==> flow/design.v (excerpt) <==
module sample_dsp(
	input         clk_20M,
	input         rst_n,
	input         WR,
	input         RD,
	input         CS0,
	input  [7:0]  DSP_Add,
	input  [15:0] DSP_Data_in,
	output [15:0] DSP_Data_out,
	output        DSP_Data_oe,
	input  [6:0]  chAn,
	input  [6:0]  chBn,
	input  [15:0] data_in,
	input         busy0,
	output [3:0]  LED,
	output        cs0_n,
	output        cs1_n,
	output        convst,
	output        enc_rst
);
	wire        clk_1M, tick_1M;
	wire        IncEncoderRd;
	wire [15:0] inc0, inc1, inc2, inc3, inc4, inc5, inc6;
	wire [15:0] abs0, abs1, abs2, abs3, abs4, abs5, abs6, abs7;
	wire [15:0] abs8, abs9, absA, absB, absC, absD, absE, absF;
	clk_1M inst45(.clk0(clk_20M), .rst_n(rst_n), .clk_1M(clk_1M), .tick(tick_1M));
	IncEncoderGroup inst(
		.clk_encoder(clk_20M), .en(tick_1M), .rst_n(rst_n), .RD(IncEncoderRd),
		.chA(~chAn), .chB(~chBn),
		.data_out0(inc0), .data_out1(inc1), .data_out2(inc2), .data_out3(inc3),
		.data_out4(inc4), .data_out5(inc5), .data_out6(inc6));
	AbsEncoder inst1(
		.clk(clk_20M), .clk_rd(IncEncoderRd), .rst_n(rst_n),
		.data_in(data_in), .cs0_n(cs0_n), .cs1_n(cs1_n), .busy0(busy0),
		.convst(convst), .enc_rst(enc_rst),
		.data_out0(abs0), .data_out1(abs1), .data_out2(abs2), .data_out3(abs3),
		.data_out4(abs4), .data_out5(abs5), .data_out6(abs6), .data_out7(abs7),
		.data_out8(abs8), .data_out9(abs9), .data_outA(absA), .data_outB(absB),
		.data_outC(absC), .data_outD(absD), .data_outE(absE), .data_outF(absF));
	ParaBus ParaBusInst(
		.clk(clk_20M), .rst_n(rst_n),
		.DSP_Add(DSP_Add), .DSP_Data_in(DSP_Data_in), .DSP_Data_out(DSP_Data_out),
		.DSP_Data_oe(DSP_Data_oe), .WR(WR), .RD(RD), .CS0(CS0), .LED(LED),
		.IncEncoder1(inc0), .IncEncoder2(inc1), .IncEncoder3(inc2), .IncEncoder4(inc3),
  ...
clock: 7.88 ns
lec_check: 0
abc_area: 1
cap_margin: 10
cell_pad_in_sites_detail_placement: 2
cell_pad_in_sites_global_placement: 1
core_aspect_ratio: 1.82
core_margin: 5
core_utilization: 50
cts_cluster_size: 36
gpl_routability_driven: 1
gpl_timing_driven: 0
hold_slack_margin: 0.26
max_routing_layer: met4
place_density_lb_addon: 0.11
slew_margin: 20
tns_end_percent: 70
run.sh (not shown) runs the stock make flow with config.mk's settings and CLKGATE_MAP_FILE=.
The baseline never finished: it broke off in 3_5_place_dp (DPL-0033).
Rerun with:
--- a/flow/config.mk
+++ b/flow/config.mk
@@ -10,2 +10,2 @@
-export CELL_PAD_IN_SITES_DETAIL_PLACEMENT = 2
-export CELL_PAD_IN_SITES_GLOBAL_PLACEMENT = 1
+export CELL_PAD_IN_SITES_DETAIL_PLACEMENT = 0
+export CELL_PAD_IN_SITES_GLOBAL_PLACEMENT = 3
@@ -15 +15 @@
-export CTS_CLUSTER_SIZE = 36
+export CTS_CLUSTER_SIZE = 54
@@ -20,0 +21 @@
+export SETUP_SLACK_MARGIN = -0.39
The changed run stopped in 3_1_place_gp_skip_io, error FLW-0024.
Die area stays the same.
Synthesized cell count stays the same.
Area after synthesis is unchanged.
Rerun with:
==> flow/config.mk (replaced) <==
export PLATFORM = sky130hd
export DESIGN_NAME = sample_dsp
export DESIGN_NICKNAME = sample_dsp
export VERILOG_FILES = /design/flow/design.v
export SDC_FILE = /design/flow/constraint.sdc
export NUM_CORES = 4
export LEC_CHECK = 0
export CAP_MARGIN = 20
export CELL_PAD_IN_SITES_GLOBAL_PLACEMENT = 0
export CORE_MARGIN = 2
export CORE_UTILIZATION = 56
export GPL_ROUTABILITY_DRIVEN = 0
export GPL_TIMING_DRIVEN = 1
export PLACE_DENSITY_LB_ADDON = 0.11
export SETUP_SLACK_MARGIN = -0.39
export SLEW_MARGIN = 20
export TNS_END_PERCENT = 70
==> flow/constraint.sdc (replaced) <==
create_clock -name core_clock -period 6.14 [get_ports {clk_20M}]
set_input_delay 1.2280 -clock core_clock [delete_from_list [all_inputs] [get_ports {clk_20M}]]
set_output_delay 1.2280 -clock core_clock [all_outputs]
set_load 0.01 [all_outputs]
What happened: With this change the flow passed the timing, DRC and antenna checks. Area after synthesis drops by a few percent. Die size drops by about a fifth. Synthesized cell count drops by a quarter to a third.
Rerun with:
--- a/flow/config.mk
+++ b/flow/config.mk
@@ -11,2 +11,2 @@
-export CORE_UTILIZATION = 56
-export GPL_ROUTABILITY_DRIVEN = 0
+export CORE_UTILIZATION = 60
+export GPL_ROUTABILITY_DRIVEN = 1
@@ -14,2 +14,2 @@
-export PLACE_DENSITY_LB_ADDON = 0.11
-export SETUP_SLACK_MARGIN = -0.39
+export PLACE_DENSITY = 0.6
+export SETUP_SLACK_MARGIN = -0.35
==> flow/constraint.sdc (replaced) <==
create_clock -name core_clock -period 4.58 [get_ports {clk_20M}]
set_input_delay 0.9160 -clock core_clock [delete_from_list [all_inputs] [get_ports {clk_20M}]]
set_output_delay 0.9160 -clock core_clock [all_outputs]
set_load 0.01 [all_outputs]
Outcome: The changed run finished with timing, DRC and antenna clean; fmax climbs by 7.3%; cell area is about the same; via count drops by 0.42%; combinational power climbs by 36%.

========
sample_dsp again, from the RTL that the note above started with.
clock: 2.01 ns
lec_check: 0
abc_area: 1
cap_margin: 40
core_aspect_ratio: 0.69
core_margin: 2
core_utilization: 72
cts_cluster_diameter: 394
cts_cluster_size: 10
place_density: 0.4
setup_slack_margin: 0.3
slew_margin: 20
tns_end_percent: 15
The starting point did not get past global routing (5_1_grt) with DPL-0038.
Rerun with:
- CAP_MARGIN: 40 -> 5
- CORE_ASPECT_RATIO: 0.69 -> not set
- CTS_CLUSTER_DIAMETER: 394 -> 368
- CTS_CLUSTER_SIZE: 10 -> 14
- PLACE_DENSITY: 0.4 -> not set
- PLACE_DENSITY_LB_ADDON: not set -> 0.3
- SETUP_SLACK_MARGIN: 0.3 -> -0.16
- TNS_END_PERCENT: 15 -> not set
- clock period: 2.01 -> 2.46 ns (I/O delays scaled with it)
Result: Now the flow completed, yet does not pass: negative setup slack; area after synthesis stays the same; synthesized cell count does not change; die size hardly moves.
Rerun with:
- ABC_AREA: 1 -> not set
- CAP_MARGIN: 5 -> 20
- CTS_CLUSTER_DIAMETER: 368 -> 397
- CTS_CLUSTER_SIZE: 14 -> not set
- PLACE_DENSITY: not set -> 0.39
- PLACE_DENSITY_LB_ADDON: 0.3 -> not set
- SETUP_SLACK_MARGIN: -0.16 -> not set
- clock period: 2.46 -> 4.04 ns (I/O delays scaled with it)
=> This time the run produced a clean layout. Clock skew came out lower by 3.8 ps. Count of clock-buffer cells in the layout came out higher by 14. Die size came out lower by 2.4%. Cell area came out lower by 2.6%. Wire length came out lower by 3.5%.
Rerun with:
- ABC_AREA: not set -> 1
- CTS_CLUSTER_DIAMETER: 397 -> 211
- CTS_CLUSTER_SIZE: not set -> 13
- PLACE_DENSITY: 0.39 -> not set
- PLACE_DENSITY_LB_ADDON: not set -> 0.28
- SETUP_SLACK_MARGIN: not set -> 0.64
- clock period: 4.04 -> 2.47 ns (I/O delays scaled with it)
Now the flow aborted during global routing (5_1_grt).
Die size increases by 2.4%.
Synthesized area increases by 2.5%.
Synthesized cell count increases by 47%.

========
Starting RTL as in the previous note.
make LEC_CHECK=0 ABC_AREA=1 CAP_MARGIN=20 CORE_MARGIN=2 CORE_UTILIZATION=72 CTS_CLUSTER_DIAMETER=206 PLACE_DENSITY_LB_ADDON=0.09 SETUP_SLACK_MARGIN=0.67 SLEW_MARGIN=20 finish   # period 2.32 ns
The starting point failed in 5_1_grt with DPL-0038.
Change:
ABC_AREA = default   (was 1)
CORE_UTILIZATION = 60   (was 72)
CTS_CLUSTER_DIAMETER = default   (was 206)
PLACE_DENSITY_LB_ADDON = default   (was 0.09)
SETUP_SLACK_MARGIN = default   (was 0.67)
clock period = 2.36 ns   (was 2.32 ns; I/O delays follow)
What happened:
- This time the run finished but failed the layout checks on negative setup slack
- synthesized area came out lower by about 2.4%
- synthesized cell count fell by about 32%
- die area came out higher by about 17%
Change:
CORE_UTILIZATION = 40   (was 60)
clock period = 4.43 ns   (was 2.36 ns; I/O delays follow)
What happened: With this change the flow completed without violations. Global-route usage shrinks by 14 points. Core utilization shrinks by 36 points. Design area shrinks by about a fifth. Non-clock buffer count shrinks by 559. Total power shrinks by well over a third. Synthesized area stays the same. Worst setup slack is better by 1.4 ns. First-iteration DRC count shrinks by a few percent.

========
sample_dsp again, from the RTL that the note above started with.
// sample_dsp
module sample_dsp(
	input         clk_20M,
	input         rst_n,
	input         WR,
	input         RD,
	input         CS0,
	input  [7:0]  DSP_Add,
	input  [15:0] DSP_Data_in,
	output [15:0] DSP_Data_out,
	output        DSP_Data_oe,
	input  [6:0]  chAn,
	input  [6:0]  chBn,
	input  [15:0] data_in,
	input         busy0,
	output [3:0]  LED,
	output        cs0_n,
	output        cs1_n,
	output        convst,
	output        enc_rst
);
Settings: LEC_CHECK=0, ABC_AREA=1, CAP_MARGIN=5, CORE_MARGIN=2, CORE_UTILIZATION=72, CTS_CLUSTER_DIAMETER=368, PLACE_DENSITY=0.67, SETUP_SLACK_MARGIN=-0.16, SLEW_MARGIN=20; clock period 2.46 ns.
The baseline finished but failed the layout checks on negative setup slack.
Edit:
--- a/flow/config.mk
+++ b/flow/config.mk
@@ -11,5 +11,5 @@
 export CORE_UTILIZATION = 72
-export CTS_CLUSTER_DIAMETER = 368
+export CTS_CLUSTER_DIAMETER = 88
 export PLACE_DENSITY = 0.67
-export SETUP_SLACK_MARGIN = -0.16
+export SETUP_SLACK_MARGIN = -0.29
 export SLEW_MARGIN = 20
==> flow/constraint.sdc (replaced) <==
create_clock -name core_clock -period 3.13 [get_ports {clk_20M}]
set_input_delay 0.6260 -clock core_clock [delete_from_list [all_inputs] [get_ports {clk_20M}]]
set_output_delay 0.6260 -clock core_clock [all_outputs]
set_load 0.01 [all_outputs]
After rerunning: This time the run produced a clean layout. Area after synthesis does not change. Clock skew came out lower by 0.010 ns. Global-route usage came out lower by 2.6 points. Final area came out lower by 4.1%. Count of clock-buffer cells in the layout came out lower by 4. Non-clock buffer count came out lower by 128. Register-to-register slack gets better by 0.38 ns. Sequential share of layout area came out higher by 1.7 points.
Edit:
--- a/flow/config.mk
+++ b/flow/config.mk
@@ -8,8 +8,8 @@
 export ABC_AREA = 1
-export CAP_MARGIN = 5
+export CAP_MARGIN = 20
 export CORE_MARGIN = 2
 export CORE_UTILIZATION = 72
-export CTS_CLUSTER_DIAMETER = 88
-export PLACE_DENSITY = 0.67
-export SETUP_SLACK_MARGIN = -0.29
+export CTS_CLUSTER_DIAMETER = 211
+export CTS_CLUSTER_SIZE = 15
+export PLACE_DENSITY_LB_ADDON = 0.29
 export SLEW_MARGIN = 20
==> flow/constraint.sdc (replaced) <==
create_clock -name core_clock -period 2.46 [get_ports {clk_20M}]
set_input_delay 0.4920 -clock core_clock [delete_from_list [all_inputs] [get_ports {clk_20M}]]
set_output_delay 0.4920 -clock core_clock [all_outputs]
set_load 0.01 [all_outputs]
Effect: Now the flow finished but fails on negative setup slack; worst setup slack degrades by 0.35 ns; flip-flop count is unchanged; area after synthesis is unchanged; routed wire length fell by 2.5%; power grows by 15%; final cell count went up by 1.3%.
Edit:
--- a/flow/config.mk
+++ b/flow/config.mk
@@ -8,3 +8,4 @@
 export ABC_AREA = 1
-export CAP_MARGIN = 20
+export CAP_MARGIN = 5
+export CORE_ASPECT_RATIO = 0.93
 export CORE_MARGIN = 2
@@ -14,2 +15,3 @@
 export PLACE_DENSITY_LB_ADDON = 0.29
+export SETUP_SLACK_MARGIN = 0.31
 export SLEW_MARGIN = 20
After rerunning: This time the run did not get past 5_1_grt. Synthesized area is unchanged. Synthesized cell count is unchanged. Die area stays flat.
Edit:
==> flow/config.mk (replaced) <==
export PLATFORM = sky130hd
export DESIGN_NAME = sample_dsp
export DESIGN_NICKNAME = sample_dsp
export VERILOG_FILES = /design/flow/design.v
export SDC_FILE = /design/flow/constraint.sdc
export NUM_CORES = 4
export LEC_CHECK = 0
export CAP_MARGIN = 20
export CORE_MARGIN = 2
export CORE_UTILIZATION = 25
export SLEW_MARGIN = 20
==> flow/constraint.sdc (replaced) <==
create_clock -name core_clock -period 4.43 [get_ports {clk_20M}]
set_input_delay 0.8860 -clock core_clock [delete_from_list [all_inputs] [get_ports {clk_20M}]]
set_output_delay 0.8860 -clock core_clock [all_outputs]
set_load 0.01 [all_outputs]
What happened: Now the flow passed the timing, DRC and antenna checks; die area increases to 2.8 times its value; synthesized cell count falls by 32%; synthesized area decreases by 2.4%.
Power figures rest on the tool's default switching activity, not on a simulated workload.
